Setup of run 1:
==> flow/design.v (excerpt) <==
module pcs_10g_top #(
    parameter INIT_IDLE_DISPATCH = 1   
) (
    input  wire        clk,            
    input  wire        rst_n,          
    input  wire [63:0] xgmii_txd,      
    input  wire [7:0]  xgmii_txc,      
    output wire [63:0] xgmii_rxd,      
    output wire [7:0]  xgmii_rxc,      
    output wire [15:0] gth_txdata,     
    output wire [1:0]  gth_txheader,   
    output wire        gth_txdata_valid,
    input  wire [15:0] gth_rxdata,     
    input  wire [1:0]  gth_rxheader,   
    input  wire        gth_rxdata_valid,
    input  wire        gth_rxheader_valid,
    output wire        gth_txsequence_done,  
    input  wire        gth_rxgearboxslip,    
    output wire        block_lock,     
    output wire        hi_ber,         
    output wire        pcs_status,     
    output wire        rx_link_up,     
    output wire        tx_encode_err,  
    output wire        rx_decode_err,  
    output wire [15:0] ber_count,      
    output wire [7:0]  errored_blocks, 
    input  wire        status_read,    
    output wire        pcs_status_ll   
);
For scale: roughly 5,700 cells after synthesis, roughly 0.043 mm^2 of cells after synthesis.
Settings: LEC_CHECK=0, ABC_AREA=1, CAP_MARGIN=20, CORE_MARGIN=2, CORE_UTILIZATION=72, CTS_CLUSTER_SIZE=100, SLEW_MARGIN=20; clock period 6.04 ns.
run.sh (not shown) runs the stock make flow with config.mk's settings and CLKGATE_MAP_FILE=.
Run 1: no failed stages, no open violations at the end
Changes in run 2 relative to run 1:
Settings: CAP_MARGIN now 5, was 20; HOLD_SLACK_MARGIN now -0.1, previously not set; ABC_AREA no longer set, was 1; CTS_CLUSTER_DIAMETER now 351, previously not set; CTS_CLUSTER_SIZE now 42, was 100; CORE_UTILIZATION now 68, was 72; the clock period (ns, I/O delays scaled along) now 1.52, was 6.04.
- The flow ended early for run 2: it failed with a tool error in global routing (5_1_grt).
- Comparing run 2 and run 1, hold-fix buffer count after cts is higher on run 2.
- Comparing yosys cell count for run 2 and run 1, the bigger number came from run 1.
- Compared to run 1, run 2 was floorplanned on a smaller die.
- Relative to run 1, the average cell area after synthesis measured on run 2 has increased by more than 10%.
- Compared with run 1, run 2 shows horizontal extent of the die that has gone down slightly.
- Taking run 1 as the reference, in run 2 synthesized cell count went down, final weighted congestion of routability-driven global placement went down, area reported by Yosys stat went down, buffers inserted during post-CTS setup optimization went up, total cell area at the placement stage went up.
- Number of placed cells counting well taps: run 2 lower than run 1
What run 3 does differently from run 2 at the input level:
Settings: setting SETUP_SLACK_MARGIN to -0.21 for the first time; removing HOLD_SLACK_MARGIN (formerly -0.1); changing CORE_UTILIZATION from 68 to 67; removing CTS_CLUSTER_SIZE (formerly 42); changing CAP_MARGIN from 5 to 20; removing CTS_CLUSTER_DIAMETER (formerly 351); changing the clock period (ns, I/O delays scaled along) from 1.52 to 2.3.
==> comparison <==
Nothing crashed in run 3 and all stages finished; the problem is that the final layout failed, the offending checks being negative setup slack.
Of run 3 and run 2, it is run 3 that has the higher overall die width.
Compared with run 2, in run 3 post-synthesis compound-gate area fraction was more or less identical; mean instance size in the synthesized netlist now sits at about the same level; cell area after placement shrank by 0.0021 mm^2; area of the core saw an increase.
Against run 2, run 3 comes in 2 higher on CTS H-tree depth.
Compared with run 2, run 3 shows a number of cells in the design after placement that is about 4% lower.
Floorplan die height: run 3 vs run 2 up about 0.7%
On chip area from the yosys synthesis statistics, run 3 tracks run 2 almost exactly.
Input changes introduced in run 4 (baseline for comparison: run 3):
Settings: an added CTS_CLUSTER_SIZE of 15; an added HOLD_SLACK_MARGIN of 0.29; a change of CAP_MARGIN from 20 to 10.
## What came out
On max-cap violation count, run 3 and run 4 are basically level.
Reported for run 3 and run 4, number of cells produced by synthesis turned out identical to the last digit.
Although it ran to completion, run 4 produced a layout that fails the final checks because of negative setup slack.
Run 3: flow complete, layout not clean; failing: negative setup slack
Length of routed wiring on met1: run 3 vs run 4 identical
[compare] base=run 3 new=run 4: final estimated routing congestion in global placement held steady, detailed-route via count was more or less identical.
